==> job 6457 <==
## pit
module pit(
	input               clk,
	input               rst_n,
	output              irq,
	input       [2:0]   io_address,
	input               io_read,
	output reg  [7:0]   io_readdata,
	input               io_write,
	input       [7:0]   io_writedata,
	output              speaker_out,
	input      [27:0]   clock_rate
);
reg [27:0] clk_rate;
always @(posedge clk) clk_rate <= clock_rate;
reg ce_system_counter;
reg [27:0] sum;
always @(posedge clk) begin : system_counter
	reg [27:0] sum_next;
	sum_next = sum + 28'd2386362;  
	ce_system_counter <= 1'b0;
	if(rst_n == 1'b0) sum <= 28'd0;
	else if(sum_next >= clk_rate) begin
		sum <= sum_next - clk_rate;
		ce_system_counter <= 1'b1;
	end
	else sum <= sum_next;
end
reg system_clock;
always @(posedge clk) begin
    if(rst_n == 1'b0)           system_clock <= 1'b0;
    else if(ce_system_counter)  system_clock <= ~system_clock;
end
always @(posedge clk) if(io_read) io_readdata <=
    (io_read && io_address == 0) ? counter_0_readdata :
    (io_read && io_address == 1) ? counter_1_readdata :
    (io_read && io_address == 2) ? counter_2_readdata :
    (io_read && io_address[2])   ? { 2'b0, spk_out, counter_1_toggle, 2'b0, speaker_enable, speaker_gate } :
                                     8'd0;  
reg [5:0] counter_1_cnt;
always @(posedge clk) begin
    if(rst_n == 1'b0)                                       counter_1_cnt <= 6'd0;
    else if(ce_system_counter && counter_1_cnt == 6'd35)    counter_1_cnt <= 6'd0;
    else if(ce_system_counter)                              counter_1_cnt <= counter_1_cnt + 6'd1;
end
reg counter_1_toggle;
always @(posedge clk) begin
    if(rst_n == 1'b0)                                       counter_1_toggle <= 1'b0;
    else if(ce_system_counter && counter_1_cnt == 6'd35)    counter_1_toggle <= ~(counter_1_toggle);
end
reg speaker_gate;
always @(posedge clk) begin
    if(rst_n == 1'b0)                  speaker_gate <= 1'b0;
    else if(io_write && io_address[2]) speaker_gate <= io_writedata[0];
end
reg speaker_enable;
always @(posedge clk) begin
    if(rst_n == 1'b0)                  speaker_enable <= 1'b0;
    else if(io_write && io_address[2]) speaker_enable <= io_writedata[1];
end
assign speaker_out = spk_out & speaker_enable;
wire [7:0] counter_0_readdata;
wire [7:0] counter_1_readdata;
wire [7:0] counter_2_readdata;
  ...
export LEC_CHECK = 0
export ABC_AREA = 1
export CAP_MARGIN = 20
export CORE_ASPECT_RATIO = 0.84
export CORE_MARGIN = 2
export CORE_UTILIZATION = 72
export CTS_CLUSTER_DIAMETER = 386
export CTS_CLUSTER_SIZE = 15
export PLACE_DENSITY_LB_ADDON = 0.3
export SETUP_SLACK_MARGIN = 0.52
export SLEW_MARGIN = 20
create_clock -name core_clock -period 3.78 [get_ports {clk}]
run.sh (not shown) runs the stock make flow with config.mk's settings and CLKGATE_MAP_FILE=.
==> inputs of job 8835, as changes to job 6457 <==
==> flow/config.mk (replaced) <==
export PLATFORM = sky130hd
export DESIGN_NAME = pit
export DESIGN_NICKNAME = pit
export VERILOG_FILES = /design/flow/design.v
export SDC_FILE = /design/flow/constraint.sdc
export NUM_CORES = 4
export LEC_CHECK = 0
export ABC_AREA = 1
export CAP_MARGIN = 20
export CORE_MARGIN = 2
export CORE_UTILIZATION = 72
export CTS_CLUSTER_DIAMETER = 153
export PLACE_DENSITY_LB_ADDON = 0.08
export SLEW_MARGIN = 20
==> flow/constraint.sdc (replaced) <==
create_clock -name core_clock -period 3.28 [get_ports {clk}]
set_input_delay 0.6560 -clock core_clock [delete_from_list [all_inputs] [get_ports {clk}]]
set_output_delay 0.6560 -clock core_clock [all_outputs]
set_load 0.01 [all_outputs]
==> inputs of job 5140, as changes to job 6457 <==
==> flow/config.mk (replaced) <==
export PLATFORM = sky130hd
export DESIGN_NAME = pit
export DESIGN_NICKNAME = pit
export VERILOG_FILES = /design/flow/design.v
export SDC_FILE = /design/flow/constraint.sdc
export NUM_CORES = 4
export LEC_CHECK = 0
export CAP_MARGIN = 20
export CORE_MARGIN = 2
export CORE_UTILIZATION = 51
export SLEW_MARGIN = 20
==> flow/constraint.sdc (replaced) <==
create_clock -name core_clock -period 6.05 [get_ports {clk}]
set_input_delay 1.2100 -clock core_clock [delete_from_list [all_inputs] [get_ports {clk}]]
set_output_delay 1.2100 -clock core_clock [all_outputs]
set_load 0.01 [all_outputs]
==> impl_metrics.py <==
# Physical implementation metrics
metrics = {
    "status": {
        "outcome": "complete, but fails checks",
        "check-failures": "negative setup slack",
    },
    "yosys": {
        "yosys.area_share.simple_pct": 28.1,
        "ys_sh_xor_pct": 4.40,
        "syn-mean-instance-area_sq_um": 7.02,
    },
    "drt": {
        "met1Wirelength_mm": 21.8,
        "topRoutingLayerUsed": "met4",
    },
    "clock_network": {
        "cts_setup_buffers": 8,
    },
    "final_timing": {
        "post-route-worst-setup-slack_ns": -0.287,
        "report.final.setup_viol": 29,
    },
    "critical_path": {
        "worst_ep_required_time_ns": 3.68,
    },
    "grt": {
        "grtUsageMet3_pct": 5.25,
    },
}
Source of the figures above: job 8835

==> impl_metrics.py <==
# Physical implementation metrics
metrics = {
    "final_layout": {
        "ff_latch_area_sq_um": 6410,
    },
    "yosys": {
        "yosys.area_share.simple_pct": 28.1,
        "aoi_share_pct": 17.6,
        "synth.mux.area_fraction_pct": 0.286,
    },
    "final_timing": {
        "post-route-worst-setup-slack_ns": 0.171,
    },
    "drt": {
        "topRoutingLayerUsed": "met4",
        "met1Wirelength_mm": 20.8,
    },
    "clock_network": {
        "cts_setup_buffers": 22,
    },
    "critical_path": {
        "worst_ep_required_time_ns": 4.24,
    },
    "status": {
        "outcome": "timing/DRC/antenna clean",
    },
    "grt": {
        "grtUsageMet3_pct": 7.07,
    },
}
Source of the figures above: job 6457

==> impl_metrics.py <==
# Physical implementation metrics
metrics = {
    "final_timing": {
        "timing_max_transition_violations_final": 0,
        "post-route-worst-setup-slack_ns": 0.907,
    },
    "drt": {
        "met1Wirelength_mm": 23.5,
        "topRoutingLayerUsed": "met5",
    },
    "yosys": {
        "syn-mean-instance-area_sq_um": 8.07,
        "ys_sh_xor_pct": 4.57,
        "yosys.area_share.simple_pct": 23.0,
    },
    "worst_hold_path": {
        "hold_path_class": "register to register",
    },
    "grt": {
        "grtUsageMet3_pct": 4.19,
    },
    "critical_path": {
        "worst_ep_required_time_ns": 6.51,
    },
    "clock_network": {
        "cts_setup_buffers": 0,
    },
    "status": {
        "outcome": "timing/DRC/antenna clean",
    },
}
Source of the figures above: job 5140

